[flow/constraint.sdc]
create_clock -name core_clock -period 3.81 [get_ports {clock}]
set_input_delay 0.7620 -clock core_clock [delete_from_list [all_inputs] [get_ports {clock}]]
set_output_delay 0.7620 -clock core_clock [all_outputs]
set_load 0.01 [all_outputs]
[flow/design.v]
module mcs_bridge(
  input  [31:0] io_io_address,
  input         io_io_addr_strobe,
  input  [31:0] io_io_write_data,
  input         io_io_write_strobe,
  input  [3:0]  io_io_byte_enable,
  output [31:0] io_io_read_data,
  input         io_io_read_strobe,
  output        io_fp_video_cs,
                io_fp_mmio_cs,
                io_fp_write,
                io_fp_read,
  output [20:0] io_fp_addr,
  output [31:0] io_fp_wr_data,
  input  [31:0] io_fp_rd_data
);
  wire mcs_bridge_enable = io_io_address[31:24] == 8'hC0;
  assign io_io_read_data = io_fp_rd_data;
  assign io_fp_video_cs = mcs_bridge_enable & io_io_address[23];
  assign io_fp_mmio_cs = mcs_bridge_enable & ~(io_io_address[23]);
  assign io_fp_write = io_io_write_strobe;
  assign io_fp_read = io_io_read_strobe;
  assign io_fp_addr = io_io_address[22:2];
  assign io_fp_wr_data = io_io_write_data;
endmodule
module mmio_controller(
  input               io_fp_video_cs,
                      io_fp_mmio_cs,
                      io_fp_write,
                      io_fp_read,
  input  [20:0]       io_fp_addr,
  input  [31:0]       io_fp_wr_data,
  output [31:0]       io_fp_rd_data,
  output [63:0]       io_slot_cs,
  output [63:0][4:0]  io_slot_reg_addr,
  output [63:0][31:0] io_slot_write_data,
  output [63:0]       io_slot_write,
  input  [63:0][31:0] io_slot_read_data,
  output [63:0]       io_slot_read
);
  assign io_fp_rd_data = io_fp_read ? io_slot_read_data[io_fp_addr[10:5]] : 32'h0;
  assign io_slot_cs = io_fp_mmio_cs ? 64'h1 << io_fp_addr[10:5] : 64'h0;
  assign io_slot_reg_addr = {64{io_fp_addr[4:0]}};
  assign io_slot_write_data = {64{io_fp_wr_data}};
  assign io_slot_write = {64{io_fp_write}};
  assign io_slot_read = {64{io_fp_read}};
endmodule
module GPO(
  input                                          clock,
                                                 reset,
  input  [4:0]                                   slot_io_address,
  output [31:0]                                  slot_io_rd_data,
  input  [31:0]                                  slot_io_wr_data,
  input                                          slot_io_read,
                                                 slot_io_write,
                                                 slot_io_cs,
  output [15:0]                                  io
);
  reg [15:0] buf_gpo;
  always @(posedge clock) begin
    if (reset)
      buf_gpo <= 16'h0;
    else if (slot_io_write & slot_io_cs)
      buf_gpo <= slot_io_wr_data[15:0];
  end  
  assign slot_io_rd_data = {16'h0, buf_gpo};
  assign io = buf_gpo;
endmodule
module GPI(
  input         clock,
                reset,
  input  [4:0]  slot_io_address,
  output [31:0] slot_io_rd_data,
  input  [31:0] slot_io_wr_data,
  input         slot_io_read,
                slot_io_write,
                slot_io_cs,
  input  [15:0] io_data_in
);
  reg [31:0] buf_in;
  always @(posedge clock) begin
    if (reset)
      buf_in <= 32'h0;
    else
      buf_in <= {16'h0, io_data_in};
  end  
  assign slot_io_rd_data = buf_in;
endmodule
module timer(
  input         clock,
                reset,
  input  [4:0]  slot_io_address,
  output [31:0] slot_io_rd_data,
  input  [31:0] slot_io_wr_data,
  input         slot_io_read,
                slot_io_write,
                slot_io_cs
);
  reg [63:0] count;
  reg [31:0] config_reg;
  wire        wr_en = slot_io_write & slot_io_cs;
  always @(posedge clock) begin
    if (reset) begin
      count <= 64'h0;
      config_reg <= 32'h0;
    end
    else begin
      if (config_reg[0])
        count <= 64'h0;
      else if (wr_en & slot_io_address == 5'h1)
        count[31:0] <= slot_io_wr_data;
      else if (wr_en & slot_io_address == 5'h2)
        count[63:32] <= slot_io_wr_data;
      else if (config_reg[1])
        count <= count + 64'h1;
      if (slot_io_write & slot_io_cs & ~(|slot_io_address))
        config_reg <= slot_io_wr_data;
    end
  end  
  assign slot_io_rd_data =
    (|slot_io_address)
      ? (slot_io_address == 5'h1
           ? count[31:0]
           : slot_io_address == 5'h2 ? count[63:32] : 32'h0)
      : config_reg;
endmodule
module SevSegDisplay(
  input         clock,
                reset,
                io_enable_7seg,
  input  [31:0] io_display_data,
  output [7:0]  io_anode_select,
  output [6:0]  io_segs
);
  reg  [15:0]      anode_prescaler_c_value;
  reg  [2:0]       count;
  wire [7:0]       _GEN = io_enable_7seg ? ~(8'h1 << count) : 8'h1;
  wire [3:0]       digit =
    _GEN == 8'hFE
      ? io_display_data[3:0]
      : _GEN == 8'hFD
          ? io_display_data[7:4]
          : _GEN == 8'hFB
              ? io_display_data[11:8]
              : _GEN == 8'hF7
                  ? io_display_data[15:12]
                  : _GEN == 8'hEF
                      ? io_display_data[19:16]
                      : _GEN == 8'hDF
                          ? io_display_data[23:20]
                          : _GEN == 8'hBF
                              ? io_display_data[27:24]
                              : _GEN == 8'h7F ? io_display_data[31:28] : 4'h0;
  wire [6:0]       _GEN_0 = {3'h0, digit != 4'hE, 3'h6};
  wire [15:0][6:0] _GEN_1 =
    {{_GEN_0},
     {_GEN_0},
     {7'h21},
     {7'h46},
     {7'h3},
     {7'h8},
     {7'h10},
     {7'h0},
     {7'h78},
     {7'h2},
     {7'h12},
     {7'h19},
     {7'h30},
     {7'h24},
     {7'h79},
     {7'h40}};
  wire             anode_prescaler_wrap_wrap = anode_prescaler_c_value == 16'h9C3F;
  always @(posedge clock) begin
    if (reset) begin
      anode_prescaler_c_value <= 16'h0;
      count <= 3'h0;
    end
    else if (reset) begin
      anode_prescaler_c_value <= 16'h0;
      count <= 3'h0;
    end
    else begin
      if (io_enable_7seg) begin
        if (anode_prescaler_wrap_wrap)
          anode_prescaler_c_value <= 16'h0;
        else
          anode_prescaler_c_value <= anode_prescaler_c_value + 16'h1;
      end
      if (~reset & io_enable_7seg & anode_prescaler_wrap_wrap)
        count <= count + 3'h1;
    end
  end  
  assign io_anode_select = _GEN;
  assign io_segs = _GEN_1[digit];
endmodule
module SevSegDisplay_core(
  input                                                               clock,
                                                                      reset,
  input  [4:0]                                                        slot_io_address,
  output [31:0]                                                       slot_io_rd_data,
  input  [31:0]                                                       slot_io_wr_data,
  input                                                               slot_io_read,
                                                                      slot_io_write,
                                                                      slot_io_cs,
  output [14:0]                                                       io
);
  wire [7:0]  _seg7_io_anode_select;
  wire [6:0]  _seg7_io_segs;
  reg  [31:0] config_reg;
  wire        _GEN = slot_io_address == 5'h0;
  reg  [31:0] display_data;
  wire        _GEN_0 = slot_io_address == 5'h1;
  wire        wr_en = slot_io_write & slot_io_cs;
  always @(posedge clock) begin
    if (reset) begin
      config_reg <= 32'h0;
      display_data <= 32'h0;
    end
    else begin
      if (_GEN & wr_en)
        config_reg <= slot_io_wr_data;
      if (_GEN_0 & wr_en)
        display_data <= slot_io_wr_data;
    end
  end  
  SevSegDisplay seg7 (
    .clock           (clock),
    .reset           (reset),
    .io_enable_7seg  (config_reg[0]),
    .io_display_data (display_data),
    .io_anode_select (_seg7_io_anode_select),
    .io_segs         (_seg7_io_segs)
  );
  assign slot_io_rd_data = _GEN_0 ? display_data : _GEN ? config_reg : 32'h0;
  assign io = {_seg7_io_anode_select, _seg7_io_segs};
endmodule
module mmio_subsystem(
  input         clock,
                reset,
                io_fp_video_cs,
                io_fp_mmio_cs,
                io_fp_write,
                io_fp_read,
  input  [20:0] io_fp_addr,
  input  [31:0] io_fp_wr_data,
  output [31:0] io_fp_rd_data,
  input  [15:0] io_data_in,
  output [15:0] io_data_out,
  output [7:0]  io_anode_assert,
  output [6:0]  io_segs
);
  wire [31:0]       _sevenSegDisplay_slot_io_rd_data;
  wire [14:0]       _sevenSegDisplay_io;
  wire [31:0]       _timer_slot_io_rd_data;
  wire [31:0]       _gpi_slot_io_rd_data;
  wire [31:0]       _gpo_slot_io_rd_data;
  wire [15:0]       _gpo_io;
  wire [63:0]       _mmioController_io_slot_cs;
  wire [63:0][4:0]  _mmioController_io_slot_reg_addr;
  wire [63:0][31:0] _mmioController_io_slot_write_data;
  wire [63:0]       _mmioController_io_slot_write;
  wire [63:0]       _mmioController_io_slot_read;
  mmio_controller mmioController (
    .io_fp_video_cs     (io_fp_video_cs),
    .io_fp_mmio_cs      (io_fp_mmio_cs),
    .io_fp_write        (io_fp_write),
    .io_fp_read         (io_fp_read),
    .io_fp_addr         (io_fp_addr),
    .io_fp_wr_data      (io_fp_wr_data),
    .io_fp_rd_data      (io_fp_rd_data),
    .io_slot_cs         (_mmioController_io_slot_cs),
    .io_slot_reg_addr   (_mmioController_io_slot_reg_addr),
    .io_slot_write_data (_mmioController_io_slot_write_data),
    .io_slot_write      (_mmioController_io_slot_write),
    .io_slot_read_data
      ({{32'hFFFFFFFF},
        {32'hFFFFFFFF},
        {32'hFFFFFFFF},
        {32'hFFFFFFFF},
        {32'hFFFFFFFF},
        {32'hFFFFFFFF},
        {32'hFFFFFFFF},
        {32'hFFFFFFFF},
        {32'hFFFFFFFF},
        {32'hFFFFFFFF},
        {32'hFFFFFFFF},
        {32'hFFFFFFFF},
        {32'hFFFFFFFF},
        {32'hFFFFFFFF},
        {32'hFFFFFFFF},
        {32'hFFFFFFFF},
        {32'hFFFFFFFF},
        {32'hFFFFFFFF},
        {32'hFFFFFFFF},
        {32'hFFFFFFFF},
        {32'hFFFFFFFF},
        {32'hFFFFFFFF},
        {32'hFFFFFFFF},
        {32'hFFFFFFFF},
        {32'hFFFFFFFF},
        {32'hFFFFFFFF},
        {32'hFFFFFFFF},
        {32'hFFFFFFFF},
        {32'hFFFFFFFF},
        {32'hFFFFFFFF},
        {32'hFFFFFFFF},
        {32'hFFFFFFFF},
        {32'hFFFFFFFF},
        {32'hFFFFFFFF},
        {32'hFFFFFFFF},
        {32'hFFFFFFFF},
        {32'hFFFFFFFF},
        {32'hFFFFFFFF},
        {32'hFFFFFFFF},
        {32'hFFFFFFFF},
        {32'hFFFFFFFF},
        {32'hFFFFFFFF},
        {32'hFFFFFFFF},
        {32'hFFFFFFFF},
        {32'hFFFFFFFF},
        {32'hFFFFFFFF},
        {32'hFFFFFFFF},
        {32'hFFFFFFFF},
        {32'hFFFFFFFF},
        {32'hFFFFFFFF},
        {32'hFFFFFFFF},
        {32'hFFFFFFFF},
        {32'hFFFFFFFF},
        {32'hFFFFFFFF},
        {32'hFFFFFFFF},
        {32'hFFFFFFFF},
        {32'hFFFFFFFF},
        {32'hFFFFFFFF},
        {32'hFFFFFFFF},
        {32'hFFFFFFFF},
        {_sevenSegDisplay_slot_io_rd_data},
        {_timer_slot_io_rd_data},
        {_gpi_slot_io_rd_data},
        {_gpo_slot_io_rd_data}}),
    .io_slot_read       (_mmioController_io_slot_read)
  );
  GPO gpo (
    .clock           (clock),
    .reset           (reset),
    .slot_io_address (_mmioController_io_slot_reg_addr[6'h0]),
    .slot_io_rd_data (_gpo_slot_io_rd_data),
    .slot_io_wr_data (_mmioController_io_slot_write_data[6'h0]),
    .slot_io_read    (_mmioController_io_slot_read[0]),
    .slot_io_write   (_mmioController_io_slot_write[0]),
    .slot_io_cs      (_mmioController_io_slot_cs[0]),
    .io              (_gpo_io)
  );
  GPI gpi (
    .clock           (clock),
    .reset           (reset),
    .slot_io_address (_mmioController_io_slot_reg_addr[6'h1]),
    .slot_io_rd_data (_gpi_slot_io_rd_data),
    .slot_io_wr_data (_mmioController_io_slot_write_data[6'h1]),
    .slot_io_read    (_mmioController_io_slot_read[1]),
    .slot_io_write   (_mmioController_io_slot_write[1]),
    .slot_io_cs      (_mmioController_io_slot_cs[1]),
    .io_data_in      (io_data_in)
  );
  timer timer (
    .clock           (clock),
    .reset           (reset),
    .slot_io_address (_mmioController_io_slot_reg_addr[6'h2]),
    .slot_io_rd_data (_timer_slot_io_rd_data),
    .slot_io_wr_data (_mmioController_io_slot_write_data[6'h2]),
    .slot_io_read    (_mmioController_io_slot_read[2]),
    .slot_io_write   (_mmioController_io_slot_write[2]),
    .slot_io_cs      (_mmioController_io_slot_cs[2])
  );
  SevSegDisplay_core sevenSegDisplay (
    .clock           (clock),
    .reset           (reset),
    .slot_io_address (_mmioController_io_slot_reg_addr[6'h3]),
    .slot_io_rd_data (_sevenSegDisplay_slot_io_rd_data),
    .slot_io_wr_data (_mmioController_io_slot_write_data[6'h3]),
    .slot_io_read    (_mmioController_io_slot_read[3]),
    .slot_io_write   (_mmioController_io_slot_write[3]),
    .slot_io_cs      (_mmioController_io_slot_cs[3]),
    .io              (_sevenSegDisplay_io)
  );
  assign io_data_out = _gpo_io;
  assign io_anode_assert = _sevenSegDisplay_io[14:7];
  assign io_segs = _sevenSegDisplay_io[6:0];
endmodule
module Top(
  input         clock,
                reset,
  input  [31:0] io_address,
  input         io_addr_strobe,
  input  [31:0] io_write_data,
  input         io_write_strobe,
  input  [3:0]  io_byte_enable,
  input         io_read_strobe,
  output [31:0] io_read_data,
  input  [15:0] sw,
  output [15:0] led,
  output [7:0]  anode_assert,
  output [6:0]  segs
);
  wire [31:0] _mmioSubsystem_io_fp_rd_data;
  wire        _mcsBridge_io_fp_video_cs;
  wire        _mcsBridge_io_fp_mmio_cs;
  wire        _mcsBridge_io_fp_write;
  wire        _mcsBridge_io_fp_read;
  wire [20:0] _mcsBridge_io_fp_addr;
  wire [31:0] _mcsBridge_io_fp_wr_data;
  mcs_bridge mcsBridge (
    .io_io_address      (io_address),
    .io_io_addr_strobe  (io_addr_strobe),
    .io_io_write_data   (io_write_data),
    .io_io_write_strobe (io_write_strobe),
    .io_io_byte_enable  (io_byte_enable),
    .io_io_read_data    (io_read_data),
    .io_io_read_strobe  (io_read_strobe),
    .io_fp_video_cs     (_mcsBridge_io_fp_video_cs),
    .io_fp_mmio_cs      (_mcsBridge_io_fp_mmio_cs),
    .io_fp_write        (_mcsBridge_io_fp_write),
    .io_fp_read         (_mcsBridge_io_fp_read),
    .io_fp_addr         (_mcsBridge_io_fp_addr),
    .io_fp_wr_data      (_mcsBridge_io_fp_wr_data),
    .io_fp_rd_data      (_mmioSubsystem_io_fp_rd_data)
  );
  mmio_subsystem mmioSubsystem (
    .clock           (clock),
    .reset           (reset),
    .io_fp_video_cs  (_mcsBridge_io_fp_video_cs),
    .io_fp_mmio_cs   (_mcsBridge_io_fp_mmio_cs),
    .io_fp_write     (_mcsBridge_io_fp_write),
    .io_fp_read      (_mcsBridge_io_fp_read),
    .io_fp_addr      (_mcsBridge_io_fp_addr),
    .io_fp_wr_data   (_mcsBridge_io_fp_wr_data),
    .io_fp_rd_data   (_mmioSubsystem_io_fp_rd_data),
    .io_data_in      (sw),
    .io_data_out     (led),
    .io_anode_assert (anode_assert),
    .io_segs         (segs)
  );
endmodule
[flow/config.mk]
export PLATFORM = sky130hd
export DESIGN_NAME = Top
export DESIGN_NICKNAME = Top
export VERILOG_FILES = /design/flow/design.v
export SDC_FILE = /design/flow/constraint.sdc
export NUM_CORES = 4
export LEC_CHECK = 0
export CAP_MARGIN = 0
export CORE_MARGIN = 2
export CORE_UTILIZATION = 71
export CTS_CLUSTER_DIAMETER = 27
export CTS_CLUSTER_SIZE = 37
export SETUP_SLACK_MARGIN = 1.05
export SLEW_MARGIN = 20
[flow/run.sh]
#!/bin/bash
# the make line also repeats each setting of config.mk as NAME=value (left out here)
make -C /OpenROAD-flow-scripts/flow DESIGN_CONFIG=/design/flow/config.mk WORK_HOME=/design/flow/orfs CLKGATE_MAP_FILE= finish
==> results of run 1 <==
-- per-stage QoR --
step                      utilization  worst slack [ns]  cell area (µm²)  setup TNS [ns]
after global placement         0.8558           -0.2532            13690          -5.352
after detailed placement       0.8560           -0.3312            13700          -7.683
after floorplan                     -            0.4749            12010               0
==> results_slide.txt, run 1 <==
Key Metrics from the Run

Floorplanning
  • I/O pin total: 152
  • Init Core Util: 0.7309
  • Die width: around 130 µm
  • Chip Height: 132.3 µm
  • Core Area: about 16,000 µm²
  • Row count: between 40 and 50
  • Chip area: roughly 18,000 µm²

Synth
  • Mapped Cells: 1,558
  • Yosys warnings: 5
  • Ys flop type: dfxtp_1
  • Synthesized Nets: approximately 1,700
  • Post-Synth AOI/OAI Area: 0.2195
  • Xor/xnor share: 0.03445
  • Yosys adder share: 0.01391
  • Synth top cells by count: nand2_1 (331), dfxtp_1 (211), a21oi_1 (188)
  • Async set-reset flop share out of synthesis: 0
  • Post-synth EDFFs: 0
  • Mapped Area: between 10,000 and 15,000 µm²
  • Yosys top cell by instances: nand2_1
  • Post-Syn Area per Cell: 7.506 µm²
  • Synth area leader: dfxtp_1
  • Top cells by area: dfxtp_1 (36%), nand2_1 (11%), a21oi_1 (8.0%)
  • Simple share: 0.2873
  • Comb area leader: simple AND/OR/NAND/NOR gates
  • Mux cell area share: 0.03702
  • Chip Area, Yosys: around 12,000 µm²
  • Synth flops: ~210
  • Yosys cell count: 1,558
  • Distinct lib cells: 70
  • Post-synthesis sequential area ratio: 0.3612
  • Max-area cell share: 0.3612

Status
  • Run-stopping error: [ERROR DPL-0038] Utilization greater than 100%, impossible to legalize
  • Run status: aborted with a tool error
  • Failing step: clock tree synthesis (4_1_cts)

Place
  • Gp weighted congestion: approximately 1.0
  • Placed insts: 1,862
  • # port buffers: approximately 130
  • DP HPWL: 28,930 µm
==> inputs of run 2 (changes only) <==
Settings changed: ABC_AREA set to 0, CAP_MARGIN 0 to 20, CORE_MARGIN 2 to 3, CORE_UTILIZATION 71 to 57, CTS_CLUSTER_DIAMETER 27 to unset, CTS_CLUSTER_SIZE 37 to unset, MAX_ROUTING_LAYER set to met4, MIN_ROUTING_LAYER set to met1, PLACE_DENSITY set to 0.73, SETUP_SLACK_MARGIN 1.05 to unset.
Clock period 3.81 ns to 4.11 ns, I/O delays scaled along.
==> run 2 against run 1 <==
Compared with the run above:
- now fails the layout checks on setup timing
- die area grew 27%
- synthesized area is the same
- synthesized cell count is the same
==> results_slide.txt, run 2 <==
Physical Implementation Snapshot

Setup path
  • Reg-to-reg endpoint: mmioSubsystem.timer.count[60]
  • Worst path slowest cell: or4bb_4
  • RR Startpoint: mmioSubsystem.timer.count[35]
  • CP dominant cell by count: buf_4
  • CP Buf/Inv Count: 6
  • CP Launch Type: register
  • Critical Path AT: 3.34 ns
  • Worst-path cell chain: ha_4 -> ha_4 -> buf_6 -> or4bb_4 -> buf_4 -> nor2_4 -> a211oi_2 -> o21ai_1 -> o21ai_1 -> buf_4 -> buf_4 -> buf_4 -> xnor2_1 -> a21oi_2 -> buf_2
  • R2r setup slk: around 1.2 ns
  • R2R depth: 7
  • WP depth: 15
  • Crit-path leading delay family: buffers and inverters
  • CP required: about 3.3 ns
  • CP Capture Type: output port
  • Critical Path Source: mmioSubsystem.sevenSegDisplay.seg7.count[0]
  • CP Class: reg2out
  • Destination of the critical timing path: segs[0]
  • Critical Path Max Stage Delay: ~0.54 ns
  • Critical Path Fanout Max: 7

Place
  • Gp weighted congestion: 0.9607 (-5.7%)
  • Placed insts: 1,935 (+3.9%)
  • # port buffers: 134 (unchanged)
  • DP Worst Slack: -0.2315 ns (+0.09969 ns)
  • DP HPWL: 28,900 µm (-0.10%)

Drt
  • Avg WL per Cell: ~21 µm
  • ANT cells: 0
  • Avg Vias per Cell: ~6.4
  • Vias: approximately 13,000
  • DRC viols: 0
  • First-pass DRT Iterations: 6
  • Antenna Nets Post-Route: 0
  • Total Wirelength: between 40,000 and 50,000 µm
  • First DRT Iteration DRCs: between 1,000 and 1,500

Power
  • Power Clock: 2.17 mW
  • Net Sw Frac: 0.2271
  • Worst vdd ir: roughly 0.28 mV
  • Flop pwr share: 0.452
  • Psw: 1.033 mW
  • Internal power: 3.518 mW
  • Static Leakage: 5.294 nW
  • Combinational power share: 0.071
  • Top pwr grp: the clock network
  • Clk network pwr share: 0.477
  • Combinational power: 0.322 mW
  • Seq pwr: 2.06 mW
  • Power per Cell Area: a little over 300 nW/µm²

Synth
  • Max-area cell share: 0.3612 (unchanged)
  • Comb area leader: simple AND/OR/NAND/NOR gates
  • Distinct lib cells: 70 (unchanged)
  • Post-synthesis sequential area ratio: 0.3612 (unchanged)
  • Simple share: 0.2873 (unchanged)
  • Synth flops: 211 (unchanged)
  • Yosys adder share: 0.01391 (unchanged)
  • Post-Syn Area per Cell: 7.506 µm² (unchanged)
  • Post-synth EDFFs: 0 (unchanged)
  • Yosys warnings: 5 (unchanged)
  • Yosys top cell by instances: nand2_1
  • Mux cell area share: 0.03702 (unchanged)
  • Xor/xnor share: 0.03445 (unchanged)
  • Yosys cell count: 1,558 (unchanged)
  • Mapped Cells: 1,558 (unchanged)
  • Mapped Area: 11,690 µm² (unchanged)
  • Ys flop type: dfxtp_1
  • Synthesized Nets: 1,660 (unchanged)
  • Post-Synth AOI/OAI Area: 0.2195 (unchanged)
  • Synth top cells by count: nand2_1 (331), dfxtp_1 (211), a21oi_1 (188)
  • Top cells by area: dfxtp_1 (36%), nand2_1 (11%), a21oi_1 (8.0%)
  • Async set-reset flop share out of synthesis: 0 (unchanged)
  • Synth area leader: dfxtp_1
  • Chip Area, Yosys: 11,690 µm² (unchanged)

Global routing
  • GRT busiest layer: met2
  • Pin count of the biggest net entering global routing: roughly 78
  • First-pass GRT wire length: roughly 64,000 µm
  • GRT met2 Usage: 0.5746
  • GR Overflow Total: 0
  • Number of global-route vias before repair: roughly 12,000
  • GRT Resource Usage Total: 0.3668
  • Met3 usage: 0.05226
  • Initial antenna violation count: 0
  • M1 GR Usage: 0.4885

Clock network
  • CTS root buf: clkbuf_16
  • CTS Buf Count: 23
  • Reg clk slew, reported paths: approximately 0.060 ns
  • Clock tree buffer depth: 3
  • Clock Latency Late Sink: 0.51 ns
  • CTS tree: done
  • Hold-fix buffers, CTS: 0
  • Total clock sinks: about 210
  • H-tree levels: 1

Timing
  • Max Slew Vio Count: 0
  • Minimum clock period: between 4 and 5 ns
  • Skew final: roughly 0.0063 ns
  • Fin crit share: 1.014
  • Highest clock rate: roughly 240 MHz
  • Fin. Hold Viols: 0
  • Final setup violation count: 5
  • Worst-margin pin slew: 0.8571 ns
  • Worst slew margin: 0.4286
  • Worst setup margin: -0.05649 ns
  • Setup total negative slack: -0.2102 ns
  • Unrepaired setup endpoints after global routing: yes

Worst hold path
  • Hold endpoint: mmioSubsystem.sevenSegDisplay.config_reg[11]
  • Hold WC Path Type: reg2reg
  • Worst Min Path Start: mmioSubsystem.sevenSegDisplay.config_reg[11]
  • Hold Path Stages: 2

Floorplanning
  • Row count: 51 (+11%)
  • Chip area: 22,270 µm² (+27%)
  • Chip Height: 149.2 µm (+13%)
  • Core Area: 19,780 µm² (+24%)
  • Init Core Util: 0.5912 (-0.1397)
  • Die width: 149.2 µm (+13%)
  • I/O pin total: 152 (unchanged)

Status
  • Run status: failed layout checks
  • Layout check failures: setup timing

Finish
  • Fillers: between 1,500 and 2,000
  • Fin cells: between 1,500 and 2,000
  • Syn-to-layout area delta: 28.84%
  • Final net count: 1,815

Job
  • Tool Warnings: about 54
  • Max-cap violations: 0
[run 2: cell type report]
class | count | area, µm² | share of cell area
clock buffer | 35 | 680.7 | 0.04517
clock inverter | 6 | 105.1 | 0.006975
inverter | 18 | 82.58 | 0.005480
multi-input combinational | 1206 | 7321 | 0.4858
sequential | 211 | 4227 | 0.2805
tap | 265 | 331.6 | 0.02200
timing repair buffer | 253 | 2321 | 0.1540
[run 2: metal layers]
metal	wire length [µm]	vias to the layer above
met5	0	-
met4	1782	0
met3	3991	133
met2	19570	751
li1	-	5855
met1	16840	6049
[run 2: what timing repair did]
action                                  CTS  global route
setup buffers                             6            12
pin swaps                                18            22
gates cloned                              1             0
endpoints found under the setup margin   39            12
resized                                 109            62
[run 2: stage by stage]
stage | utilization | power (mW) | hold WS [ns] | cell area [µm²]
after global placement | 0.6944 | 2.427 | 0.4378 | 13740
after floorplan | - | 2.227 | 0.4321 | 11700
after CTS | 0.7445 | 4.544 | 0.4515 | 14730
final | 0.7617 | 4.551 | 0.4531 | 15070
after detailed placement | 0.6944 | 2.427 | 0.4442 | 13740
after global routing | 0.7617 | 4.651 | 0.4659 | 15070
==> inputs of run 3 (changes only) <==
Settings changed: CAP_MARGIN 20 to 0, CELL_PAD_IN_SITES_GLOBAL_PLACEMENT set to 3, CORE_ASPECT_RATIO set to 1.18, CORE_MARGIN 3 to 2, CORE_UTILIZATION 57 to 30, CTS_CLUSTER_DIAMETER set to 248, GPL_TIMING_DRIVEN set to 1, MAX_ROUTING_LAYER met4 to unset, MIN_ROUTING_LAYER met1 to met2, PLACE_DENSITY 0.73 to unset.
Clock period 4.11 ns to 5.46 ns, I/O delays scaled along.
==> run 3 against run 2 <==
Compared with the run above:
- the run now finishes clean
- clock power is 11% lower
- core utilization is 38 points lower
- critical path depth is 2 lower
- count of clock-buffer cells in the layout is 4 higher
- flip-flop count stayed put
- total power is 18% lower
- critical endpoint unchanged
- highest routed layer is now met5
==> results_slide.txt, run 3 <==
Physical Implementation Snapshot

Status
  • Run status: no timing/DRC/antenna violations

Power
  • Worst vdd ir: 0.2142 mV (-22%)
  • Seq pwr: 1.55 mW (-25%)
  • Clk network pwr share: 0.514 (+0.037)
  • Psw: 0.9734 mW (-5.8%)
  • Flop pwr share: 0.413 (-0.039)
  • Internal power: 2.774 mW (-21%)
  • Power Clock: 1.93 mW (-11%)
  • Net Sw Frac: 0.2598 (+0.03270)
  • Top pwr grp: the clock network
  • Power per Cell Area: 256.2 nW/µm² (-15%)
  • Static Leakage: 4.849 nW (-8.4%)
  • Combinational power share: 0.073 (+0.002)
  • Combinational power: 0.273 mW (-15%)

Synth
  • Mapped Area: 11,690 µm² (unchanged)
  • Post-Synth AOI/OAI Area: 0.2195 (unchanged)
  • Yosys adder share: 0.01391 (unchanged)
  • Max-area cell share: 0.3612 (unchanged)
  • Yosys top cell by instances: nand2_1
  • Post-Syn Area per Cell: 7.506 µm² (unchanged)
  • Synth area leader: dfxtp_1
  • Post-synthesis sequential area ratio: 0.3612 (unchanged)
  • Post-synth EDFFs: 0 (unchanged)
  • Chip Area, Yosys: 11,690 µm² (unchanged)
  • Distinct lib cells: 70 (unchanged)
  • Synth flops: 211 (unchanged)
  • Top cells by area: dfxtp_1 (36%), nand2_1 (11%), a21oi_1 (8.0%)
  • Mapped Cells: 1,558 (unchanged)
  • Yosys cell count: 1,558 (unchanged)
  • Synth top cells by count: nand2_1 (331), dfxtp_1 (211), a21oi_1 (188)
  • Xor/xnor share: 0.03445 (unchanged)
  • Yosys warnings: 5 (unchanged)
  • Async set-reset flop share out of synthesis: 0 (unchanged)
  • Simple share: 0.2873 (unchanged)
  • Ys flop type: dfxtp_1
  • Mux cell area share: 0.03702 (unchanged)
  • Comb area leader: simple AND/OR/NAND/NOR gates
  • Synthesized Nets: 1,660 (unchanged)

Place
  • Placed cell area: 13,640 µm² (-0.73%)
  • Gp weighted congestion: 0.8862 (-7.8%)
  • # port buffers: 134 (unchanged)
  • Placed insts: 2,132 (+10%)
  • DP HPWL: 35,320 µm (+22%)

Timing
  • Unrepaired setup endpoints after global routing: no
  • Worst-margin pin slew: 0.9303 ns (+0.07315 ns)
  • Skew final: 0.02227 ns (+0.01593 ns)
  • Minimum clock period: ~5.2 ns
  • Final setup violation count: 0 (-5)
  • Fin. Hold Viols: 0 (unchanged)
  • Setup total negative slack: 0 ns (+0.2102 ns)
  • Fin crit share: 0.9610 (-0.05279)
  • Hold WS: 0.4509 ns (-0.002239 ns)
  • Highest clock rate: around 190 MHz
  • Max Slew Vio Count: 0 (unchanged)
  • Worst slew margin: 0.3798 (-0.04877)

Drt
  • Vias: 16,520 (+29%)
  • ANT cells: 0 (unchanged)
  • First DRT Iteration DRCs: 2,603 (+87%)
  • Avg Vias per Cell: 7.569 (+18%)
  • Antenna Nets Post-Route: 0 (unchanged)
  • Avg WL per Cell: 23.77 µm (+12%)
  • DRC viols: 0 (unchanged)
  • First-pass DRT Iterations: 6 (unchanged)
  • Total Wirelength: 51,900 µm (+23%)

Finish
  • Fillers: 4,137 (+170%)
  • Fin area: 14,620 µm² (-2.9%)
  • Gate Area: 7004 µm² (-4.3%)
  • FF+latch area: 4225 µm² (about the same)
  • Syn-to-layout area delta: 25.05%
  • Fin cells: 2,183 (+9.5%)
  • Final net count: 1,744 (-3.9%)

Setup path
  • R2R depth: 7 (unchanged)
  • WP depth: 13 (-2)
  • Destination of the critical timing path: segs[0]
  • CP required: 4.37 ns (+1.08 ns)
  • CP Class: reg2out
  • Critical Path Source: mmioSubsystem.sevenSegDisplay.seg7.count[0]
  • CP Launch Type: register
  • Crit-path leading delay family: simple AND/OR/NAND/NOR gates
  • CP dominant cell by count: ha_1
  • Critical Path Fanout Max: 8 (+1)
  • Reg-to-reg endpoint: mmioSubsystem.timer.count[57]
  • Critical Path Max Stage Delay: 0.58 ns (+0.04 ns)
  • CP Buf/Inv Count: 2 (-4)
  • Critical Path AT: 4.15 ns (+0.81 ns)
  • Worst path slowest cell: clkdlybuf4s50_1
  • R2r setup slk: 2.33 ns (+1.11 ns)
  • RR Startpoint: mmioSubsystem.timer.count[35]
  • CP Capture Type: output port
  • Worst-path cell chain: ha_1 -> ha_1 -> buf_4 -> or4bb_1 -> nor3_1 -> a31oi_1 -> a211oi_1 -> or3_4 -> ha_1 -> nor2b_1 -> mux2_2 -> a21oi_1 -> clkdlybuf4s50_1

Floorplanning
  • Core Area: 38,450 µm² (+94%)
  • Chip area: 40,580 µm² (+82%)
  • I/O pin total: 152 (unchanged)
  • Row count: 78 (+53%)
  • Chip Height: 218.5 µm (+46%)
  • Die width: 185.8 µm (+24%)
  • Init Core Util: 0.3041 (-0.2871)

Job
  • Max-cap violations: 0 (unchanged)
  • Tool Warnings: 53 (-1.9%)

Clock network
  • CTS tree: done
  • Clock tree buffer depth: 3 (unchanged)
  • Reg clk slew, reported paths: 0.06 ns (about the same)
  • Total clock sinks: 211 (unchanged)
  • CTS root buf: clkbuf_16
  • Clock Latency Late Sink: 0.58 ns (+0.07 ns)
  • CTS Buf Count: 27 (+17%)
  • H-tree levels: 1 (unchanged)
  • Post-CTS setup buffers: 0 (-6)

Worst hold path
  • Hold Path Stages: 2 (unchanged)
  • Worst Min Path Start: mmioSubsystem.timer.config_reg[23]
  • Hold WC Path Type: reg2reg
  • Hold endpoint: mmioSubsystem.timer.config_reg[23]

Global routing
  • First-pass GRT wire length: 76,270 µm (+19%)
  • GR Overflow Total: 0 (unchanged)
  • Initial antenna violation count: 0 (unchanged)
  • GRT Resource Usage Total: 0.3786 (+0.01173)
  • Pin count of the biggest net entering global routing: 72 (-7.7%)
  • Number of global-route vias before repair: 17,370 (+49%)
[run 3: stage by stage]
stage	utilization	total power, mW	setup WS [ns]
finish	0.3803	3.747	0.2132
global route	0.3803	3.828	0.008177
CTS	0.3791	3.726	0.02362
detailed placement	0.3546	1.845	0.4308
global placement	0.3546	1.846	0.3876
floorplan	-	1.676	1.108
[run 3: area by class of cell]
cell class	instances	area share
repair buffers	178	0.1201
clock inverters	11	0.007444
inverters	18	0.004620
clock buffers	39	0.05544
flip-flops and latches	211	0.2889
multi-input cells	1206	0.4790
well taps	520	0.04449
[run 3: timing repair]
| item | 4_1_cts | 5_1_grt |
|---|---|---|
| endpoints found under the setup margin | 5 | 7 |
| pin swaps | 0 | 1 |
| gates resized | 3 | 7 |
| hold buffers | 0 | 0 |
[run 3: layer usage]
layer,wire [µm],vias to the layer above,GRT usage,share of wire
met5,395,-,0.1100,0.0076
met4,3276,15,0.05144,0.063
met3,22100,385,0.5154,0.43
met2,26130,4762,0.4579,0.50
met1,0,5692,-,0
li1,-,5670,-,-
==> inputs of run 4 (changes only) <==
Settings changed: ABC_AREA 0 to unset, CAP_MARGIN 0 to 40, CELL_PAD_IN_SITES_GLOBAL_PLACEMENT 3 to unset, CORE_ASPECT_RATIO 1.18 to unset, CORE_UTILIZATION 30 to 71, CTS_CLUSTER_DIAMETER 248 to 30, CTS_CLUSTER_SIZE set to 37, GPL_TIMING_DRIVEN 1 to unset, MAX_ROUTING_LAYER set to met4, MIN_ROUTING_LAYER met2 to unset.
Clock period 5.46 ns to 3.81 ns, I/O delays scaled along.
==> run 4 against run 3 <==
Compared with the run above:
- the run now fails in global routing (5_1_grt)
- die area decreased by 57%
- synthesized cell count unchanged
- synthesized area unchanged
==> results_slide.txt, run 4 <==
Key Metrics from the Run

Clock network
  • H-tree levels: 2 (+1)
  • Total clock sinks: 211 (unchanged)
  • Hold-fix buffers, CTS: 0 (unchanged)
  • CTS root buf: clkbuf_16
  • CTS Buf Count: 42 (+56%)
  • Clock tree buffer depth: 3 (unchanged)

Synth
  • Chip Area, Yosys: 11,690 µm² (unchanged)
  • Post-synthesis sequential area ratio: 0.3612 (unchanged)
  • Ys flop type: dfxtp_1
  • Async set-reset flop share out of synthesis: 0 (unchanged)
  • Synth area leader: dfxtp_1
  • Post-Syn Area per Cell: 7.506 µm² (unchanged)
  • Synthesized Nets: 1,660 (unchanged)
  • Mapped Cells: 1,558 (unchanged)
  • Mapped Area: 11,690 µm² (unchanged)
  • Top cells by area: dfxtp_1 (36%), nand2_1 (11%), a21oi_1 (8.0%)
  • Yosys adder share: 0.01391 (unchanged)
  • Yosys warnings: 5 (unchanged)
  • Synth top cells by count: nand2_1 (331), dfxtp_1 (211), a21oi_1 (188)
  • Yosys cell count: 1,558 (unchanged)
  • Simple share: 0.2873 (unchanged)
  • Comb area leader: simple AND/OR/NAND/NOR gates
  • Post-synth EDFFs: 0 (unchanged)
  • Max-area cell share: 0.3612 (unchanged)
  • Xor/xnor share: 0.03445 (unchanged)
  • Mux cell area share: 0.03702 (unchanged)
  • Distinct lib cells: 70 (unchanged)
  • Post-Synth AOI/OAI Area: 0.2195 (unchanged)
  • Synth flops: 211 (unchanged)
  • Yosys top cell by instances: nand2_1

Status
  • Run status: aborted with a tool error
  • Failing step: global routing (5_1_grt)
  • Run-stopping error: [ERROR GRT-0116] Global routing finished with congestion. Check the congestion regions in the DRC Viewer.

Floorplanning
  • Die width: 132.3 µm (-29%)
  • I/O pin total: 152 (unchanged)
  • Core Area: 16,000 µm² (-58%)
  • Chip area: 17,510 µm² (-57%)
  • Init Core Util: 0.7309 (+0.4268)
  • Chip Height: 132.3 µm (-39%)
  • Row count: 46 (-41%)

Place
  • # port buffers: 134 (unchanged)
  • DP HPWL: 28,340 µm (-20%)
  • Gp weighted congestion: 1.049 (+18%)
  • Placed cell area: 13,610 µm² (-0.21%)

Global routing
  • GR Overflow Total: approximately 150
  • GRT Resource Usage Total: 0.8563
-- run 4: what timing repair did --
action,CTS
pin swaps,23
setup buffers,11
gates resized,149
endpoints found under the setup margin,39
gates cloned,1
-- run 4: layer usage --
layer,GRT overflow,GRT usage
met5,-,-
met4,79,0.9110
met3,3,0.6805
met2,65,0.9761
met1,2,0.8440
-- run 4: stage by stage --
| stage | setup TNS, ns | setup WS (ns) | std cells |
|---|---|---|---|
| 2_1_floorplan | 0 | 0.008936 | 1558 |
| 3_3_place_gp | -9.809 | -0.3410 | 1874 |
| 3_5_place_dp | -12.33 | -0.4334 | 1875 |
| 4_1_cts | -1.845 | -0.2989 | 1963 |
==> inputs of run 5 (changes only) <==
Settings changed: ABC_AREA set to 1, CORE_UTILIZATION 71 to 72, CTS_CLUSTER_DIAMETER 30 to 380, CTS_CLUSTER_SIZE 37 to unset, MAX_ROUTING_LAYER met4 to unset.
Clock period 3.81 ns to 0.995 ns, I/O delays scaled along.
==> run 5 against run 4 <==
Compared with the run above:
- the run fails in detailed placement (3_5_place_dp)
- synthesized area up 7.8%
- die area increased by 6.1%
- synthesized cell count is 26% higher
==> results_slide.txt, run 5 <==
Key Metrics from the Run

Synth
  • Ys flop type: dfxtp_1
  • Mapped Area: 12,600 µm² (+7.8%)
  • Yosys adder share: 0.01291 (-0.001001)
  • Async set-reset flop share out of synthesis: 0 (unchanged)
  • Synthesized Nets: 2,067 (+25%)
  • Comb area leader: simple AND/OR/NAND/NOR gates
  • Simple share: 0.2746 (-0.01264)
  • Synth flops: 211 (unchanged)
  • Top cells by area: dfxtp_1 (34%), nand2_1 (9.3%), inv_1 (8.9%)
  • Synth area leader: dfxtp_1
  • Chip Area, Yosys: 12,600 µm² (+7.8%)
  • Yosys warnings: 5 (unchanged)
  • Post-synth EDFFs: 0 (unchanged)
  • Post-synthesis sequential area ratio: 0.3352 (-0.02600)
  • Xor/xnor share: 0.01668 (-0.01777)
  • Mux cell area share: 0 (-0.03702)
  • Max-area cell share: 0.3352 (-0.02600)
  • Synth top cells by count: nand2_1 (312), inv_1 (298), a21oi_1 (215)
  • Yosys cell count: 1,965 (+26%)
  • Post-Syn Area per Cell: 6.413 µm² (-15%)
  • Post-Synth AOI/OAI Area: 0.2356 (+0.01607)
  • Yosys top cell by instances: nand2_1
  • Mapped Cells: 1,965 (+26%)
  • Distinct lib cells: 43 (-39%)

Place
  • # port buffers: 134 (unchanged)
  • Gp weighted congestion: 1.184 (+13%)

Status
  • Run-stopping error: [ERROR DPL-0038] Utilization greater than 100%, impossible to legalize
  • Failing step: detailed placement (3_5_place_dp)
  • Run status: aborted with a tool error

Floorplanning
  • Row count: 48 (+4.3%)
  • Init Core Util: 0.7337 (+0.002763)
  • I/O pin total: 152 (unchanged)
  • Die width: 136.3 µm (+3.0%)
  • Chip Height: 136.3 µm (+3.0%)
  • Chip area: 18,580 µm² (+6.1%)
  • Core Area: 17,180 µm² (+7.4%)
==> run 5: through the flow <==
stage | hold slack [ns] | setup TNS [ns]
global placement | 0.4268 | -296.84
floorplan | 0.3060 | -126.45
==> inputs of run 6 (changes only) <==
Settings changed: ABC_AREA 1 to unset, CELL_PAD_IN_SITES_GLOBAL_PLACEMENT set to 0, CORE_UTILIZATION 72 to 67, CTS_CLUSTER_DIAMETER 380 to unset, MAX_ROUTING_LAYER set to met5, MIN_ROUTING_LAYER set to met1.
Clock period 0.995 ns to 3.82 ns, I/O delays scaled along.
==> run 6 against run 5 <==
Compared with the run above:
- the layout now fails its checks (setup timing)
- synthesized cell count shrank 21%
- die area fell by 0.26%
- synthesized area shrank 7.2%
==> results_slide.txt, run 6 <==
Physical Implementation Snapshot

Setup path
  • R2r setup slk: between 0.9 and 1 ns
  • R2R depth: 7
  • Worst-path cell chain: ha_4 -> ha_4 -> buf_6 -> or4bb_1 -> buf_4 -> nor3_1 -> o311ai_1 -> o221ai_1 -> buf_4 -> or3b_4 -> o211ai_1 -> buf_2
  • WP depth: 12
  • Critical Path Max Stage Delay: 0.54 ns
  • Worst path slowest cell: or4bb_1
  • CP Buf/Inv Count: 4
  • Crit-path leading delay family: simple AND/OR/NAND/NOR gates
  • Destination of the critical timing path: segs[4]
  • CP Class: reg2out
  • CP Capture Type: output port
  • Reg-to-reg endpoint: mmioSubsystem.timer.count[60]
  • CP required: 3.06 ns
  • Critical Path Source: mmioSubsystem.sevenSegDisplay.seg7.count[1]
  • CP Launch Type: register
  • Critical Path Fanout Max: 5
  • RR Startpoint: mmioSubsystem.timer.count[1]
  • Critical Path AT: around 3.6 ns

Synth
  • Comb area leader: simple AND/OR/NAND/NOR gates
  • Synth flops: 211 (unchanged)
  • Distinct lib cells: 70 (+63%)
  • Ys flop type: dfxtp_1
  • Mux cell area share: 0.03702 (+0.03702)
  • Post-synth EDFFs: 0 (unchanged)
  • Yosys cell count: 1,558 (-21%)
  • Xor/xnor share: 0.03445 (+0.01777)
  • Post-synthesis sequential area ratio: 0.3612 (+0.02600)
  • Synth area leader: dfxtp_1
  • Yosys top cell by instances: nand2_1
  • Yosys warnings: 5 (unchanged)
  • Yosys adder share: 0.01391 (+0.001001)
  • Post-Synth AOI/OAI Area: 0.2195 (-0.01607)
  • Synthesized Nets: 1,660 (-20%)
  • Max-area cell share: 0.3612 (+0.02600)
  • Post-Syn Area per Cell: 7.506 µm² (+17%)
  • Async set-reset flop share out of synthesis: 0 (unchanged)
  • Top cells by area: dfxtp_1 (36%), nand2_1 (11%), a21oi_1 (8.0%)
  • Synth top cells by count: nand2_1 (331), dfxtp_1 (211), a21oi_1 (188)
  • Chip Area, Yosys: 11,690 µm² (-7.2%)
  • Mapped Cells: 1,558 (-21%)
  • Simple share: 0.2873 (+0.01264)
  • Mapped Area: 11,690 µm² (-7.2%)

Floorplanning
  • Core Area: 17,180 µm² (unchanged)
  • Die width: 136.1 µm (-0.13%)
  • Init Core Util: 0.6809 (-0.05281)
  • I/O pin total: 152 (unchanged)
  • Chip Height: 136.1 µm (-0.13%)
  • Chip area: 18,530 µm² (-0.26%)
  • Row count: 48 (unchanged)

Clock network
  • Clock tree buffer depth: 3
  • Reg clk slew, reported paths: roughly 0.06 ns
  • CTS Buf Count: 23
  • CTS root buf: clkbuf_16
  • Total clock sinks: about 210
  • Hold-fix buffers, CTS: 0
  • CTS tree: done
  • Clock Latency Late Sink: between 0.5 and 0.6 ns
  • H-tree levels: 1

Job
  • Max-cap violations: 0
  • Tool Warnings: around 55

Power
  • Seq pwr: 2.21 mW
  • Combinational power share: 0.078
  • Psw: approximately 1.2 mW
  • Combinational power: 0.384 mW
  • Clk network pwr share: 0.471
  • Top pwr grp: the clock network
  • Static Leakage: between 5 and 6 nW
  • Net Sw Frac: 0.2479
  • Flop pwr share: 0.450
  • Internal power: about 3.7 mW
  • Power per Cell Area: 326.2 nW/µm²
  • Power Clock: 2.32 mW
  • Worst vdd ir: roughly 0.35 mV

Place
  • Placed insts: roughly 1,900
  • # port buffers: 134 (unchanged)
  • Gp weighted congestion: 1.022 (-14%)
  • DP HPWL: about 28,000 µm
  • DP Worst Slack: -0.4770 ns

Drt
  • First-pass DRT Iterations: 22
  • DRC viols: 0
  • Vias: approximately 15,000
  • First DRT Iteration DRCs: just over 3,000
  • Antenna Nets Post-Route: 0
  • Avg WL per Cell: around 26 µm
  • Total Wirelength: between 50,000 and 60,000 µm
  • Avg Vias per Cell: roughly 7.4

Worst hold path
  • Hold endpoint: mmioSubsystem.timer.config_reg[22]
  • Hold Path Stages: 2
  • Worst Min Path Start: mmioSubsystem.timer.config_reg[22]
  • Hold WC Path Type: reg2reg

Timing
  • Worst slew margin: 0.3952
  • Unrepaired setup endpoints after global routing: yes
  • Worst setup margin: -0.4965 ns
  • Highest clock rate: ~230 MHz
  • Skew final: 0.03370 ns
  • Max Slew Vio Count: 0
  • Fin. Hold Viols: 0
  • Fin crit share: 1.130
  • Worst-margin pin slew: 0.9071 ns
  • Minimum clock period: between 4 and 5 ns
  • Final setup violation count: 13

Status
  • Layout check failures: setup timing
  • Run status: failed layout checks

Global routing
  • First-pass GRT wire length: 71,130 µm
  • Initial antenna violation count: 8
  • Pin count of the biggest net entering global routing: 73
  • GR Overflow Total: 0
  • GRT Resource Usage Total: 0.4928
  • Number of global-route vias before repair: 13,030

Finish
  • Fin cells: ~2,000
  • Syn-to-layout area delta: 28.88%
  • Final net count: between 1,500 and 2,000
  • Final core area utilization: 0.8775
[run 6: repair_timing]
action | in CTS | in global routing
pin swaps | 21 | 19
gates cloned | 3 | 0
setup endpoints to repair | 39 | 28
gates resized | 136 | 59
setup buffers | 5 | 7
[run 6: through the flow]
step           area [µm²]  power (mW)  TNS (ns)  hold slack [ns]
3_5_place_dp        13750       2.611    -12.23           0.4435
4_1_cts             14860       4.809    -1.506           0.4516
3_3_place_gp        13730       2.606    -9.549           0.4381
6_report            15070       4.916    -3.455           0.4522
5_1_grt             15060       4.965    -4.034           0.4713
2_1_floorplan       11710       2.396         0           0.4321
[run 6: final cells by class]
type | count | area (µm²)
antenna | 5 | 12.51
clock buffer | 36 | 704.4
clock inverter | 6 | 62.56
fill | 867 | 2105
inverter | 18 | 87.58
multi-input combinational | 1207 | 7308
sequential | 211 | 4232
tap | 225 | 281.5
timing repair buffer | 252 | 2384
[run 6: layer usage]
metal | share of wire | vias up | track usage
met5 | 0.0027 | - | 0
met4 | 0.10 | 10 | 0.3634
met3 | 0.17 | 572 | 0.1290
met2 | 0.40 | 1631 | 0.7359
met1 | 0.32 | 6491 | 0.6123
li1 | - | 5861 | -
==> inputs of run 7 (changes only) <==
Settings changed: CAP_MARGIN 40 to 10, CELL_PAD_IN_SITES_DETAIL_PLACEMENT set to 1, CELL_PAD_IN_SITES_GLOBAL_PLACEMENT 0 to unset, CORE_UTILIZATION 67 to 64, CTS_CLUSTER_DIAMETER set to 188, GPL_TIMING_DRIVEN set to 0, MAX_ROUTING_LAYER met5 to met4, MIN_ROUTING_LAYER met1 to unset, PLACE_DENSITY_LB_ADDON set to 0.15, TNS_END_PERCENT set to 55.
Clock period 3.82 ns to 5.24 ns, I/O delays scaled along.
==> run 7 against run 6 <==
Compared with the run above:
- the flow now stops in detailed placement (3_5_place_dp)
- synthesized cell count unchanged
- synthesized area unchanged
- die area increased by 4.5%
==> results_slide.txt, run 7 <==
Key Metrics from the Run

Place
  • Gp weighted congestion: 1.043 (+2.0%)
  • # port buffers: 133 (-0.75%)

Synth
  • Xor/xnor share: 0.03445 (unchanged)
  • Top cells by area: dfxtp_1 (36%), nand2_1 (11%), a21oi_1 (8.0%)
  • Mapped Area: 11,690 µm² (unchanged)
  • Synthesized Nets: 1,660 (unchanged)
  • Distinct lib cells: 70 (unchanged)
  • Post-Syn Area per Cell: 7.506 µm² (unchanged)
  • Synth area leader: dfxtp_1
  • Yosys cell count: 1,558 (unchanged)
  • Async set-reset flop share out of synthesis: 0 (unchanged)
  • Comb area leader: simple AND/OR/NAND/NOR gates
  • Synth flops: 211 (unchanged)
  • Max-area cell share: 0.3612 (unchanged)
  • Ys flop type: dfxtp_1
  • Synth top cells by count: nand2_1 (331), dfxtp_1 (211), a21oi_1 (188)
  • Yosys top cell by instances: nand2_1
  • Yosys adder share: 0.01391 (unchanged)
  • Post-Synth AOI/OAI Area: 0.2195 (unchanged)
  • Mapped Cells: 1,558 (unchanged)
  • Simple share: 0.2873 (unchanged)
  • Post-synth EDFFs: 0 (unchanged)
  • Post-synthesis sequential area ratio: 0.3612 (unchanged)
  • Mux cell area share: 0.03702 (unchanged)
  • Yosys warnings: 5 (unchanged)
  • Chip Area, Yosys: 11,690 µm² (unchanged)

Floorplanning
  • Die width: 139.2 µm (+2.2%)
  • Chip area: 19,370 µm² (+4.5%)
  • Chip Height: 139.2 µm (+2.2%)
  • Init Core Util: 0.6510 (-0.02983)
  • Core Area: 17,960 µm² (+4.6%)
  • I/O pin total: 152 (unchanged)
  • Row count: 49 (+2.1%)

Status
  • Failing step: detailed placement (3_5_place_dp)
  • Run-stopping error: [ERROR DPL-0033] detailed placement checks failed during check placement.
  • Run status: aborted with a tool error
==> run 7: per-stage QoR <==
step / hold slack (ns) / cells / total power [mW] / setup WS (ns)
3_3_place_gp: 0.4376 / 1920 / 1.901 / -0.3642
2_1_floorplan: 0.4321 / 1558 / 1.746 / 0.9324
==> inputs of run 8 (changes only) <==
Settings changed: CAP_MARGIN 10 to 20, CELL_PAD_IN_SITES_DETAIL_PLACEMENT 1 to unset, CELL_PAD_IN_SITES_GLOBAL_PLACEMENT set to 0, CORE_UTILIZATION 64 to 70, CTS_CLUSTER_DIAMETER 188 to unset, GPL_TIMING_DRIVEN 0 to unset, MAX_ROUTING_LAYER met4 to met5, MIN_ROUTING_LAYER set to met1, PLACE_DENSITY_LB_ADDON 0.15 to 0.19, SETUP_SLACK_MARGIN set to 0.1, TNS_END_PERCENT 55 to unset.
Clock period 5.24 ns to 2.35 ns, I/O delays scaled along.
==> run 8 against run 7 <==
Compared with the run above:
- the run fails in clock tree synthesis (4_1_cts)
- synthesized area stayed put
- synthesized cell count did not move
- die area down 8.3%
==> results_slide.txt, run 8 <==
Key Metrics from the Run

Status
  • Run status: aborted with a tool error
  • Failing step: clock tree synthesis (4_1_cts)
  • Run-stopping error: [ERROR DPL-0038] Utilization greater than 100%, impossible to legalize

Floorplanning
  • Row count: 47 (-4.1%)
  • Chip area: 17,760 µm² (-8.3%)
  • Chip Height: 133.3 µm (-4.3%)
  • I/O pin total: 152 (unchanged)
  • Die width: 133.3 µm (-4.3%)
  • Init Core Util: 0.7103 (+0.05922)
  • Core Area: 16,470 µm² (-8.3%)

Synth
  • Mapped Cells: 1,558 (unchanged)
  • Chip Area, Yosys: 11,690 µm² (unchanged)
  • Yosys adder share: 0.01391 (unchanged)
  • Async set-reset flop share out of synthesis: 0 (unchanged)
  • Synth area leader: dfxtp_1
  • Post-synthesis sequential area ratio: 0.3612 (unchanged)
  • Post-Syn Area per Cell: 7.506 µm² (unchanged)
  • Post-synth EDFFs: 0 (unchanged)
  • Xor/xnor share: 0.03445 (unchanged)
  • Ys flop type: dfxtp_1
  • Yosys cell count: 1,558 (unchanged)
  • Simple share: 0.2873 (unchanged)
  • Synth flops: 211 (unchanged)
  • Mux cell area share: 0.03702 (unchanged)
  • Top cells by area: dfxtp_1 (36%), nand2_1 (11%), a21oi_1 (8.0%)
  • Post-Synth AOI/OAI Area: 0.2195 (unchanged)
  • Synthesized Nets: 1,660 (unchanged)
  • Comb area leader: simple AND/OR/NAND/NOR gates
  • Mapped Area: 11,690 µm² (unchanged)
  • Max-area cell share: 0.3612 (unchanged)
  • Yosys warnings: 5 (unchanged)
  • Synth top cells by count: nand2_1 (331), dfxtp_1 (211), a21oi_1 (188)
  • Distinct lib cells: 70 (unchanged)
  • Yosys top cell by instances: nand2_1

Place
  • Placed cell area: 15,130 µm²
  • Placed insts: ~2,000
  • DP HPWL: around 37,000 µm
  • # port buffers: 134 (+0.75%)
  • Gp weighted congestion: 1.080 (+3.6%)
-- run 8: per-stage QoR --
| step | util | setup slack [ns] | hold WS (ns) | power, mW | setup TNS, ns |
|---|---|---|---|---|---|
| floorplan | - | -0.6931 | 0.4319 | 3.906 | -5.824 |
| global placement | 0.9187 | -1.193 | 0.4378 | 4.272 | -118.83 |
| detailed placement | 0.9187 | -1.472 | 0.4500 | 4.296 | -150.37 |
==> inputs of run 9 (changes only) <==
Settings changed: CELL_PAD_IN_SITES_GLOBAL_PLACEMENT 0 to unset, CORE_UTILIZATION 70 to 68, CTS_CLUSTER_SIZE set to 36, MAX_ROUTING_LAYER met5 to unset, MIN_ROUTING_LAYER met1 to unset, PLACE_DENSITY_LB_ADDON 0.19 to unset, SETUP_SLACK_MARGIN 0.1 to unset.
Clock period 2.35 ns to 4.0 ns, I/O delays scaled along.
==> run 9 against run 8 <==
Compared with the run above:
- now fails the layout checks on setup timing
- synthesized area unchanged
- die area rose by 2.8%
- synthesized cell count did not move
==> results_slide.txt, run 9 <==
Physical Implementation Snapshot

Status
  • Run status: failed layout checks
  • Layout check failures: setup timing

Synth
  • Mapped Cells: 1,558 (unchanged)
  • Distinct lib cells: 70 (unchanged)
  • Post-Synth AOI/OAI Area: 0.2195 (unchanged)
  • Post-synth EDFFs: 0 (unchanged)
  • Yosys adder share: 0.01391 (unchanged)
  • Post-synthesis sequential area ratio: 0.3612 (unchanged)
  • Synth flops: 211 (unchanged)
  • Comb area leader: simple AND/OR/NAND/NOR gates
  • Xor/xnor share: 0.03445 (unchanged)
  • Yosys top cell by instances: nand2_1
  • Max-area cell share: 0.3612 (unchanged)
  • Synth top cells by count: nand2_1 (331), dfxtp_1 (211), a21oi_1 (188)
  • Async set-reset flop share out of synthesis: 0 (unchanged)
  • Synthesized Nets: 1,660 (unchanged)
  • Simple share: 0.2873 (unchanged)
  • Yosys warnings: 5 (unchanged)
  • Top cells by area: dfxtp_1 (36%), nand2_1 (11%), a21oi_1 (8.0%)
  • Mux cell area share: 0.03702 (unchanged)
  • Ys flop type: dfxtp_1
  • Chip Area, Yosys: 11,690 µm² (unchanged)
  • Post-Syn Area per Cell: 7.506 µm² (unchanged)
  • Mapped Area: 11,690 µm² (unchanged)
  • Yosys cell count: 1,558 (unchanged)
  • Synth area leader: dfxtp_1

Power
  • Worst vdd ir: roughly 0.36 mV
  • Static Leakage: around 5.2 nW
  • Total power: 4.602 mW
  • Power per Cell Area: 310.8 nW/µm²
  • Internal power: 3.459 mW
  • Combinational power share: 0.077
  • Seq pwr: 2.11 mW
  • Top pwr grp: the clock network
  • Net Sw Frac: 0.2484
  • Combinational power: 0.352 mW
  • Clk network pwr share: 0.464
  • Flop pwr share: 0.459
  • Power Clock: 2.14 mW
  • Psw: ~1.1 mW

Floorplanning
  • Init Core Util: 0.7003 (-0.01000)
  • I/O pin total: 152 (unchanged)
  • Chip Height: 135.1 µm (+1.4%)
  • Chip area: 18,260 µm² (+2.8%)
  • Core Area: 16,700 µm² (+1.4%)
  • Row count: 47 (unchanged)
  • Die width: 135.1 µm (+1.4%)

Finish
  • Fin area: between 10,000 and 15,000 µm²
  • Syn-to-layout area delta: 26.63%
  • Fillers: roughly 800
  • Final net count: 1,797

Worst hold path
  • Hold WC Path Type: reg2reg
  • Worst Min Path Start: mmioSubsystem.timer.config_reg[12]
  • Hold endpoint: mmioSubsystem.timer.config_reg[12]
  • Hold Path Stages: 2

Timing
  • Fin. Hold Viols: 0
  • Max Slew Vio Count: 0
  • Final setup violation count: 11
  • Worst setup margin: -0.4593 ns
  • Hold WS: roughly 0.45 ns
  • Worst slew margin: 0.1865
  • Skew final: 0.01208 ns
  • Unrepaired setup endpoints after global routing: yes
  • Worst-margin pin slew: approximately 1.2 ns
  • Minimum clock period: ~4.5 ns
  • Highest clock rate: 224.3 MHz
  • Fin crit share: 1.115

Drt
  • Total Wirelength: just under 50,000 µm
  • DRC viols: 0
  • First-pass DRT Iterations: 11
  • Antenna Nets Post-Route: 0
  • First DRT Iteration DRCs: around 2,800
  • Avg Vias per Cell: around 7.3
  • Avg WL per Cell: 25.16 µm
  • Vias: about 14,000

Setup path
  • R2r setup slk: 1.12 ns
  • CP required: ~3.2 ns
  • Critical Path AT: approximately 3.7 ns
  • CP Class: in2out
  • CP Buf/Inv Count: 6
  • Crit-path leading delay family: buffers and inverters
  • Worst-path cell chain: clkdlybuf4s50_1 -> inv_4 -> buf_4 -> buf_6 -> o21ai_0 -> a21oi_1 -> o211ai_1 -> a21boi_1 -> buf_4 -> clkdlybuf4s50_1
  • CP Launch Type: input pin
  • Critical Path Max Stage Delay: 0.72 ns
  • WP depth: 10
  • Critical Path Source: io_address[3]
  • RR Startpoint: mmioSubsystem.timer.count[35]
  • Destination of the critical timing path: io_read_data[16]
  • Critical Path Fanout Max: 16
  • R2R depth: 7
  • Reg-to-reg endpoint: mmioSubsystem.timer.count[57]
  • Worst path slowest cell: o21ai_0
  • CP Capture Type: output port

Clock network
  • H-tree levels: 1
  • CTS Buf Count: 23
  • Reg clk slew, reported paths: about 0.060 ns
  • CTS root buf: clkbuf_16
  • Total clock sinks: 211
  • CTS tree: done
  • Clock Latency Late Sink: 0.53 ns
  • Clock tree buffer depth: 3

Global routing
  • Met3 usage: 0.1081
  • GRT met2 Usage: 0.7146
  • Pin count of the biggest net entering global routing: 63
  • GR Overflow Total: 0
  • Number of global-route vias before repair: 12,440
  • GRT busiest layer: met2
  • GRT Resource Usage Total: 0.4685
  • M1 GR Usage: 0.5922
  • First-pass GRT wire length: 67,340 µm
  • Initial antenna violation count: 2

Job
  • Max-cap violations: 0
  • Tool Warnings: approximately 55

Place
  • # port buffers: 134 (unchanged)
  • Placed cell area: 13,550 µm² (-10%)
  • Gp weighted congestion: 0.9857 (-8.7%)
  • DP HPWL: 27,660 µm (-25%)
-- run 9: through the flow --
stage | util | std cells | TNS (ns) | setup slack, ns
2_1_floorplan | - | 1558 | 0 | 0.1304
3_3_place_gp | 0.8108 | 1873 | -5.950 | -0.2633
3_5_place_dp | 0.8111 | 1873 | -7.167 | -0.2767
4_1_cts | 0.8706 | 1921 | -0.3607 | -0.09988
5_1_grt | 0.8866 | 1931 | -3.347 | -0.4828
6_report | 0.8867 | 1932 | -3.037 | -0.4593
-- run 9: per-layer routing --
layer	share of wire	wire, µm
met4	0.10	4941
met5	0	0
met2	0.41	19940
met1	0.32	15570
met3	0.17	8154
-- run 9: timing repair --
action / CTS / global route
gates cloned: 1 / 1
setup endpoints to repair: 39 / 38
gates resized: 107 / 51
buffers inserted: 6 / 9
pin swaps: 15 / 22
hold buffers: 0 / 0
-- run 9: cell type report --
type                    instances  area [µm²]  area share
well taps                     220       275.3     0.01859
multi-input cells            1206        7279      0.4916
repair buffers                235        2203      0.1488
diodes                          1       2.502   0.0001690
flip-flops and latches        211        4232      0.2857
clock inverters                 7       42.54    0.002873
inverters                      18       77.57    0.005238
clock buffers                  34       696.9     0.04706
==> inputs of run 10 (changes only) <==
Settings changed: CORE_UTILIZATION 68 to 9, CTS_CLUSTER_SIZE 36 to unset.
Clock period 4.0 ns to 6.49 ns, I/O delays scaled along.
==> run 10 against run 9 <==
Compared with the run above:
- the run now finishes clean
- core utilization shrank 76 points
- cell count grew 76%
- combinational power fell by 35%
- routed wire length up 6.7%
- count of clock-buffer cells in the layout did not move
- clock power decreased by 36%
- final area rose by 7.4%
- global-route usage decreased by 39 points
- first-iteration DRC count is 50% lower
- critical path type unchanged
- largest cell class unchanged
- largest power group unchanged
- highest routed layer is now met5
==> results_slide.txt, run 10 <==
Physical Implementation Snapshot

Status
  • Run status: no timing/DRC/antenna violations

Synth
  • Mux cell area share: 0.03702 (unchanged)
  • Yosys cell count: 1,558 (unchanged)
  • Async set-reset flop share out of synthesis: 0 (unchanged)
  • Post-Synth AOI/OAI Area: 0.2195 (unchanged)
  • Yosys warnings: 5 (unchanged)
  • Yosys adder share: 0.01391 (unchanged)
  • Post-synthesis sequential area ratio: 0.3612 (unchanged)
  • Xor/xnor share: 0.03445 (unchanged)
  • Chip Area, Yosys: 11,690 µm² (unchanged)
  • Synthesized Nets: 1,660 (unchanged)
  • Post-synth EDFFs: 0 (unchanged)
  • Mapped Cells: 1,558 (unchanged)
  • Synth flops: 211 (unchanged)
  • Comb area leader: simple AND/OR/NAND/NOR gates
  • Simple share: 0.2873 (unchanged)
  • Yosys top cell by instances: nand2_1
  • Max-area cell share: 0.3612 (unchanged)
  • Top cells by area: dfxtp_1 (36%), nand2_1 (11%), a21oi_1 (8.0%)
  • Distinct lib cells: 70 (unchanged)

Clock network
  • Cts repair resizes: 0 (-100%)
  • CTS Buf Count: 24 (+4.3%)
  • Clock tree buffer depth: 3 (unchanged)
  • Hold-fix buffers, CTS: 0 (unchanged)
  • Reg clk slew, reported paths: 0.06 ns (about the same)
  • Total clock sinks: 211 (unchanged)
  • CTS root buf: clkbuf_16
  • H-tree levels: 1 (unchanged)
  • Clock Latency Late Sink: 0.55 ns (+0.02 ns)
  • Post-CTS setup buffers: 0 (-6)
  • CTS tree: done

Setup path
  • CP Class: in2out
  • Worst path slowest cell: and3_2
  • R2R depth: 6 (-1)
  • Worst-path cell chain: clkdlybuf4s50_1 -> inv_1 -> and3_2 -> buf_4 -> nand2_1 -> nand3_1 -> o211ai_1 -> a21boi_0 -> buf_4 -> clkdlybuf4s50_1
  • Critical Path Fanout Max: 30 (+14)
  • Critical Path Max Stage Delay: 0.74 ns (+0.02 ns)
  • WP depth: 10 (unchanged)
  • CP required: 5.19 ns (+1.99 ns)
  • Critical Path Source: io_address[3]
  • Crit-path leading delay family: buffers and inverters
  • RR Startpoint: mmioSubsystem.timer.count[0]
  • CP Capture Type: output port
  • Critical Path AT: 4.77 ns (+1.11 ns)
  • Reg-to-reg endpoint: mmioSubsystem.timer.count[18]

Power
  • Power per Cell Area: 182.4 nW/µm² (-41%)
  • Seq pwr: 1.30 mW (-38%)
  • Power Clock: 1.37 mW (-36%)
  • Combinational power: 0.230 mW (-35%)
  • Clk network pwr share: 0.472 (+0.008)
  • Static Leakage: 4.751 nW (-8.2%)
  • Worst vdd ir: 0.1676 mV (-53%)
  • Psw: 0.7184 mW (-37%)
  • Net Sw Frac: 0.2475 (-0.0008697)
  • Combinational power share: 0.079 (+0.002)

Timing
  • Fin crit share: 0.9349 (-0.1799)
  • Worst-margin pin slew: 1.124 ns (-0.08490 ns)
  • Unrepaired setup endpoints after global routing: no
  • Setup total negative slack: 0 ns (+3.037 ns)
  • Minimum clock period: just over 6 ns
  • Skew final: 0.01773 ns (+0.005645 ns)
  • Final setup violation count: 0 (-11)
  • Max Slew Vio Count: 0 (unchanged)
  • Worst slew margin: 0.2449 (+0.05840)

Finish
  • Fin area: 15,910 µm² (+7.4%)
  • Gate Area: 6970 µm² (-4.2%)
  • Final core area utilization: 0.1232 (-0.7635)
  • FF+latch area: 4224 µm² (-0.18%)
  • Syn-to-layout area delta: 36.03%
  • Fillers: 14,990 (+1800%)
  • Fin cells: 3,400 (+76%)

Drt
  • Antenna Nets Post-Route: 0 (unchanged)
  • DRC viols: 0 (unchanged)
  • First DRT Iteration DRCs: 1,425 (-50%)
  • First-pass DRT Iterations: 6 (-5)
  • Avg Vias per Cell: 3.610 (-51%)

Global routing
  • Initial antenna violation count: 24 (+22)
  • GR Overflow Total: 0 (unchanged)
  • Met3 usage: 0.02567 (-0.08244)
  • GRT met2 Usage: 0.09670 (-0.6179)
  • First-pass GRT wire length: 75,820 µm (+13%)
  • Number of global-route vias before repair: 11,000 (-12%)
  • GRT Resource Usage Total: 0.07508 (-0.3934)
  • Pin count of the biggest net entering global routing: 73 (+16%)
  • M1 GR Usage: 0.1159 (-0.4763)

Job
  • Max-cap violations: 0 (unchanged)
  • Tool Warnings: 51 (-7.3%)

Floorplanning
  • Row count: 132 (+180%)
  • Die width: 364.5 µm (+170%)
  • Chip area: 132,800 µm² (+630%)
  • Core Area: 129,200 µm² (+670%)
  • I/O pin total: 152 (unchanged)
  • Chip Height: 364.5 µm (+170%)
  • Init Core Util: 0.09055 (-0.6097)

Worst hold path
  • Hold WC Path Type: reg2reg
  • Worst Min Path Start: mmioSubsystem.sevenSegDisplay.config_reg[30]
  • Hold Path Stages: 2 (unchanged)
  • Hold endpoint: mmioSubsystem.sevenSegDisplay.config_reg[30]

Place
  • Placed cell area: 15,120 µm² (+12%)
  • Placed insts: 3,357 (+79%)
  • Gp weighted congestion: 0.8851 (-10%)
  • DP HPWL: 38,380 µm (+39%)
run 10: routing by layer:
| metal | wire (µm) | share of wire |
|---|---|---|
| met3 | 6750 | 0.13 |
| met4 | 1123 | 0.022 |
| met5 | 101 | 0.0019 |
| met2 | 19020 | 0.37 |
| met1 | 24860 | 0.48 |
run 10: area by class of cell:
type,count,area share
antenna,2,0.0003146
clock buffer,34,0.04389
clock inverter,7,0.004876
inverter,18,0.004247
multi-input combinational,1206,0.4381
sequential,211,0.2655
tap,1742,0.1370
timing repair buffer,180,0.1060
run 10: through the flow:
| step | worst slack, ns | hold WS [ns] |
|---|---|---|
| final | 0.4223 | 0.4500 |
| after floorplan | 1.932 | 0.4321 |
| after global routing | 0.1638 | 0.4716 |
| after CTS | 0.4290 | 0.4515 |
| after detailed placement | 0.4362 | 0.4434 |
| after global placement | 0.4346 | 0.4409 |
Power is estimated from default activity; no workload was simulated.
